==> flow/design.v (excerpt) <==
module cpu(clk,reset,s,load,in,out,N,V,Z,w);
  input clk, reset, s, load;
  input [15:0] in;
  output [15:0] out;
  output N, V, Z, w;
  wire [15:0] instruction_out;
  wire loada,loadb,loads,loadc,write,asel,bsel;
  wire [2:0] status;
  wire [1:0] op, ALUop, shift, vsel;
  wire [2:0] opcode, readnum, writenum, nsel;  
  wire [15:0] sximm5, sximm8; 
  wire [15:0] mdata = 16'b0;
  wire [7:0] PC = 8'b0;
  vDFFE #(16) instruct_reg(clk, load , in, instruction_out);  
  instruct_decoder decoder(   .instruction_out(instruction_out),
			        .nsel(nsel),
				.opcode(opcode),
				.op(op),
				.ALUop(ALUop),
				.sximm5(sximm5),
				.sximm8(sximm8),
				.shift(shift),
				.readnum(readnum),
				.writenum(writenum)
  );
  FSM state_machine(    .clk(clk),
			.reset(reset),
			.s(s),
			.w(w),
			.opcode(opcode),
			.op(op),
			.nsel(nsel),
			.loada(loada),
			.loadb(loadb),
			.loadc(loadc),
			.loads(loads),
			.vsel(vsel),
			.write(write),
			.asel(asel),
			.bsel(bsel)
  );
  datapath DP(          .clk(clk),
			.readnum(readnum),
			.writenum(writenum),
			.write(write),
			.vsel(vsel),
			.loada(loada),
			.loadb(loadb),
			.loadc(loadc),
			.loads(loads),
			.shift(shift),
			.ALUop(ALUop),
			.asel(asel),
			.bsel(bsel),
			.mdata(mdata),
			.status(status),
			.C(out),
			.sximm8(sximm8),
			.sximm5(sximm5),
			.PC(PC)
  );	
  assign N = status[0];
  assign V = status[1]; 
  assign Z = status[2];  
endmodule
clock: 3.32 ns
lec_check: 0
cap_margin: 20
cell_pad_in_sites_detail_placement: 1
core_margin: 2
core_utilization: 40
gpl_routability_driven: 0
hold_slack_margin: 0.25
max_routing_layer: met4
slew_margin: 20
run.sh (not shown) runs the stock make flow with config.mk's settings and CLKGATE_MAP_FILE=.
The first run produced a layout that fails on setup timing.
==> next run, changes <==
--- a/flow/config.mk
+++ b/flow/config.mk
@@ -7,6 +7,9 @@
 export LEC_CHECK = 0
+export ABC_AREA = 1
 export CAP_MARGIN = 20
 export CELL_PAD_IN_SITES_DETAIL_PLACEMENT = 1
+export CORE_ASPECT_RATIO = 0.51
 export CORE_MARGIN = 2
-export CORE_UTILIZATION = 40
+export CORE_UTILIZATION = 57
+export CTS_CLUSTER_SIZE = 57
 export GPL_ROUTABILITY_DRIVEN = 0
@@ -15 +18,2 @@
 export SLEW_MARGIN = 20
+export TNS_END_PERCENT = 20
==> flow/constraint.sdc (replaced) <==
create_clock -name core_clock -period 3.92 [get_ports {clk}]
set_input_delay 0.7840 -clock core_clock [delete_from_list [all_inputs] [get_ports {clk}]]
set_output_delay 0.7840 -clock core_clock [all_outputs]
set_load 0.01 [all_outputs]
What happened: The new run reached the layout checks and failed them: setup timing; via count went up by 26%; critical path depth rises by 7; setup slack gains 140 ps; die area drops by 28%; final cell count shrinks by 1.8%; sequential share of layout area went up by 3.7 points; global-route usage grows by 19 points; register-to-register slack improved by 140 ps; maximum frequency came out lower by 9.5%; synthesized cell count is higher by 12%.
==> next run, changes <==
==> flow/config.mk (replaced) <==
export PLATFORM = sky130hd
export DESIGN_NAME = cpu
export DESIGN_NICKNAME = cpu
export VERILOG_FILES = /design/flow/design.v
export SDC_FILE = /design/flow/constraint.sdc
export NUM_CORES = 4
export LEC_CHECK = 0
export ABC_AREA = 1
export CAP_MARGIN = 20
export CORE_MARGIN = 2
export CORE_UTILIZATION = 68
export SLEW_MARGIN = 20
export TNS_END_PERCENT = 5
==> flow/constraint.sdc (replaced) <==
create_clock -name core_clock -period 3.04 [get_ports {clk}]
set_input_delay 0.6080 -clock core_clock [delete_from_list [all_inputs] [get_ports {clk}]]
set_output_delay 0.6080 -clock core_clock [all_outputs]
set_load 0.01 [all_outputs]
The new run completed, yet does not pass: setup timing. Power grows by about a fifth. Combinational power is higher by a little under a tenth. Synthesized area does not change. Clock power grows by roughly a tenth. Design area went up slightly. Routed wire length drops by well over a third. Cell count decreases slightly. Via count goes down by about a fifth. Sequential cell count stays the same. Fmax went up by a quarter to a third. Hold slack degrades by 72 ps.
==> next run, changes <==
--- a/flow/config.mk
+++ b/flow/config.mk
@@ -7,3 +7,2 @@
 export LEC_CHECK = 0
-export ABC_AREA = 1
 export CAP_MARGIN = 20
@@ -11,3 +10,6 @@
 export CORE_UTILIZATION = 68
+export CTS_CLUSTER_DIAMETER = 234
+export CTS_CLUSTER_SIZE = 15
+export PLACE_DENSITY = 0.35
+export SETUP_SLACK_MARGIN = 0.91
 export SLEW_MARGIN = 20
-export TNS_END_PERCENT = 5
==> flow/constraint.sdc (replaced) <==
create_clock -name core_clock -period 3.18 [get_ports {clk}]
set_input_delay 0.6360 -clock core_clock [delete_from_list [all_inputs] [get_ports {clk}]]
set_output_delay 0.6360 -clock core_clock [all_outputs]
set_load 0.01 [all_outputs]
Result: Now the flow aborted during global routing (DPL-0038). Synthesized area falls by 0.68%. Die size falls by 0.65%. Synthesized cell count falls by 11%.
==> next run, changes <==
--- a/flow/config.mk
+++ b/flow/config.mk
@@ -9,7 +9,3 @@
 export CORE_MARGIN = 2
-export CORE_UTILIZATION = 68
-export CTS_CLUSTER_DIAMETER = 234
-export CTS_CLUSTER_SIZE = 15
-export PLACE_DENSITY = 0.35
-export SETUP_SLACK_MARGIN = 0.91
+export CORE_UTILIZATION = 66
 export SLEW_MARGIN = 20
==> flow/constraint.sdc (replaced) <==
create_clock -name core_clock -period 4.2 [get_ports {clk}]
set_input_delay 0.8400 -clock core_clock [delete_from_list [all_inputs] [get_ports {clk}]]
set_output_delay 0.8400 -clock core_clock [all_outputs]
set_load 0.01 [all_outputs]
Now the flow produced a layout that fails on setup timing.
Area after synthesis stays the same.
Die size is higher by a few percent.
Synthesized cell count does not change.
==> next run, changes <==
--- a/flow/config.mk
+++ b/flow/config.mk
@@ -9,3 +9,3 @@
 export CORE_MARGIN = 2
-export CORE_UTILIZATION = 66
+export CORE_UTILIZATION = 40
 export SLEW_MARGIN = 20
==> flow/constraint.sdc (replaced) <==
create_clock -name core_clock -period 3.83 [get_ports {clk}]
set_input_delay 0.7660 -clock core_clock [delete_from_list [all_inputs] [get_ports {clk}]]
set_output_delay 0.7660 -clock core_clock [all_outputs]
set_load 0.01 [all_outputs]
Effect: The changed run completed and failed the layout checks on setup timing. Setup slack gets worse by 150 ps. Sequential share of layout area decreases by 1.7 points. Routed wire length went down by 2.9%. Final area increases by 3.6%. Clock skew went up by 3.4 ps. Global-route usage came out lower by 13 points. Register-to-register slack got worse by 150 ps. Clock power rises by about 9%.


wip/raven:
cpu again, from the RTL that the note above started with.
clock: 5.41 ns
lec_check: 0
cap_margin: 20
core_margin: 2
core_utilization: 51
slew_margin: 20
Changes in wip/fjord relative to wip/raven:
- CORE_UTILIZATION now 71, was 51
- ABC_AREA now 1, previously not set
- CTS_CLUSTER_SIZE now 97, previously not set
- CTS_CLUSTER_DIAMETER now 373, previously not set
- TNS_END_PERCENT now 5, previously not set
- the clock period (ns, I/O delays scaled along) now 3.04, was 5.41
==> comparison <==
In the summary table, wip/fjord is marked failed, with error DPL-0033 raised in global routing (5_1_grt).
Compared with wip/raven, wip/fjord shows a higher total nets after synthesis.
Per the comparison of wip/fjord with wip/raven, post-synth design cell area rose about 0.7%, number of cells upsized or downsized after cts rose 23, post-synth area from yosys stat grew by 70 um2, row count now smaller, cell area after placement rose about 7%.
Compared with wip/raven, in wip/fjord cell count in the Yosys report picked up an extra 12%, estimated wirelength of the detail-placed design increased 900 um, synthesized area divided by synthesized cell count saw a decrease.
### wip/fjord -> wip/onyx
- CTS_CLUSTER_SIZE no longer set, was 97
- TNS_END_PERCENT now 70, was 5
- CORE_UTILIZATION now 56, was 71
- CTS_CLUSTER_DIAMETER now 249, was 373
- MIN_ROUTING_LAYER now met2, previously not set
- ABC_AREA no longer set, was 1
- the clock period (ns, I/O delays scaled along) now 7.0, was 3.04
- wip/onyx closes out successfully: all stages finished, all timing, DRC and antenna checks passed.
- In wip/onyx the number of core rows turned out 11% higher than in wip/fjord.
- Against wip/fjord, wip/onyx comes in 12% higher on die extent in x.
- wip/onyx vs. wip/fjord: xor/xnor cell area share of the yosys netlist increased by 0.87 points relative to the old numbers; number of buffers added for setup after CTS decreased by 3 relative to the old numbers; simple-gate area share of the yosys netlist decreased by 5.2 points relative to the old numbers.
- Floorplan core area of wip/onyx exceeds that of wip/fjord by more than a quarter.
Here is what was changed in the inputs of wip/quartz compared with wip/onyx.
- clearing TNS_END_PERCENT, which used to be 70
- swapping 56 for 40 in CORE_UTILIZATION
==> results <==
In the flow results for wip/onyx and wip/quartz, the number of buffers other than clock buffers in the final layout is smaller on wip/onyx. The wire length of wip/quartz exceeds that of wip/onyx by 0.56%. | clock share of power | higher: wip/quartz |. Lower area growth from synthesis to layout was reported by wip/onyx, not wip/quartz. Worst setup slack up 0.15 ns in wip/quartz wrt wip/onyx. wip/quartz went all the way through synthesis, placement and routing and the layout is clean on timing, DRC and antenna.


## run A
Starting RTL as in the previous note.
Settings: LEC_CHECK=0, ABC_AREA=1, CAP_MARGIN=20, CELL_PAD_IN_SITES_DETAIL_PLACEMENT=0, CORE_MARGIN=2, CORE_UTILIZATION=72, CTS_CLUSTER_DIAMETER=334, CTS_CLUSTER_SIZE=49, HOLD_SLACK_MARGIN=0.3, MIN_ROUTING_LAYER=met1, PLACE_DENSITY_LB_ADDON=0.04, SETUP_SLACK_MARGIN=-0.02, SLEW_MARGIN=20; clock period 3.02 ns.
Run A did not finish; the tool stopped in 5_1_grt with error GRT-0232.
Setup changes, run A to run B
- CTS_CLUSTER_SIZE: 49 -> 14
- the clock period (ns, I/O delays scaled along): 3.02 -> 3.78
Findings:
In run B the implementation completed, yet the final layout does not meet the checks, the culprit being negative setup slack. Run B ends up with higher worst slack at placement than run A does. Re clock buffer count from CTS: run B and run A aren't equal, and the lower value belongs to run A. The run showing the smaller HPWL after detailed placement is run B. Relative to run A, placed standard-cell area has decreased by 5.6% in run B. As far as post-synthesis share of cell area spent on full adders, half adders and majority gates goes, run A and run B are indistinguishable; the numbers are identical. Comparing run B against run A, there is no change at all in count of boundary I/O pins. Placed cell count (run B vs. run A) decreases by a few percent. On routability-driven placement congestion ratio, the lower figure sits with run A, not run B. Summed standard-cell area reported by yosys of run A is on par with run B. Delta (run B minus run A): floorplan-stage core utilization stayed essentially flat, buffers inserted during post-CTS setup optimization fell by 2.
Input-level comparison between run C and run B:
- CORE_UTILIZATION: 72 -> 58
- PLACE_DENSITY_LB_ADDON: 0.04 -> unset
- SETUP_SLACK_MARGIN: -0.02 -> 0.88
- ABC_AREA: 1 -> unset
- MIN_ROUTING_LAYER: met1 -> unset
- CTS_CLUSTER_SIZE: 14 -> unset
- HOLD_SLACK_MARGIN: 0.3 -> unset
- CTS_CLUSTER_DIAMETER: 334 -> unset
- CELL_PAD_IN_SITES_DETAIL_PLACEMENT: 0 -> unset
- the clock period (ns, I/O delays scaled along): 3.78 -> 3.04
Findings:
Of run C and run B, none finishes clean. Final checks on run B, whose flow otherwise completed, came back failing, citing negative setup slack. Completing all stages was not enough for run C: its layout failed the final checks because of negative setup slack. [compare] base=run B new=run C: share of the synthesized netlist area taken by xor and xnor gates picked up an extra 0.87 points; clock skew lost 0.013 ns; total wire length after detailed routing picked up an extra about 8%. Diff run B -> run C: path length in cells of the critical path -7, combinational gate power went up by about 90%, chip area line of the yosys report has decreased, worst setup slack after placement dropped 0.96 ns. Run C and run B ended up with nearly the same insertion delay to the later sink of the worst-skew pair.
Here is what was changed in the inputs of run D compared with run C.
- TNS_END_PERCENT now 5, previously not set
- SETUP_SLACK_MARGIN no longer set, was 0.88
- CTS_CLUSTER_SIZE now 10, previously not set
- CAP_MARGIN now 35, was 20
- ABC_AREA now 1, previously not set
- CORE_UTILIZATION now 68, was 58
- PLACE_DENSITY now 0.37, previously not set
[summary]
- Run D: it failed with a tool error in 5_1_grt, so there are no final results.
- Biggest combinational cell group after synthesis = simple AND/OR/NAND/NOR gates: run D; biggest combinational cell group after synthesis = AND-OR/OR-AND gates: run C
- Summary of run D over run C: die size -14%; total of cells resized after clock tree synthesis saw a decrease; row count went down.
- Row share of the core filled by cells before placement: run D higher / run C lower
- Area after synthesis (higher): run D
- Diff run C -> run D | core region area | down by more than 10%
- Run D vs. run C: share of the synthesized netlist area taken by xor and xnor gates went down by 0.87 points.
- Relative to run C, register share after synthesis has gone down in run D.
- Taking run C as the reference, in run D adder-cell share of the synthesized area closely matched the old numbers, synthesized chip area reported by yosys increased by 70 µm² relative to the old numbers.
Setup changes, run D to run E
- ABC_AREA removed (was 1)
- CAP_MARGIN changed from 35 to 20
- CTS_CLUSTER_SIZE removed (was 10)
- PLACE_DENSITY removed (was 0.37)
- TNS_END_PERCENT removed (was 5)
### Flow results
Run E did not finish: a tool error stopped it during 5_1_grt.
Summed standard-cell area reported by yosys (run E vs. run D) decreases slightly
In the metrics for run D and run E, the one carrying the higher core box area is run D.
The run showing the greater proportion of synthesized chip area in sequential cells is run E.
Compared with run D, run E shows synthesized cell count that has gone down by more than 10%.
Modified inputs, run F compared to run E
- CTS_CLUSTER_SIZE newly set to 32
- ABC_AREA newly set to 1
- CORE_UTILIZATION changed from 68 to 70
- HOLD_SLACK_MARGIN newly set to 0.29
- the clock period (ns, I/O delays scaled along) changed from 3.04 to 3.8
## What came out
Status run F: flow complete, layout not clean - negative setup slack
Cell total after placement (run F vs. run E) increases by a few percent
Fraction of the yosys area taken by sequential cells was lower in the run labelled run F.
From run E to run F, largest buffer count on any clock path did not move at all.
Per the comparison of run F with run E, TritonCTS buffer count now larger; chip area estimate from yosys synthesis now larger; number of buffers inserted by post-CTS setup repair now smaller; half-perimeter wire length of the detailed placement result now smaller.
When run F is set beside run E, its xor-xnor portion of the synthesized cell area turns out to be 0.87 points smaller.
Looking at number of instances in the synthesized netlist across run E and run F, the one that comes out higher is run F.
Placer's final routability congestion estimate ends up lower on run F.
The synthesized area per cell in run F was lower than what run E gave.
No activity file was given, so power comes from the tool's default toggle rates.
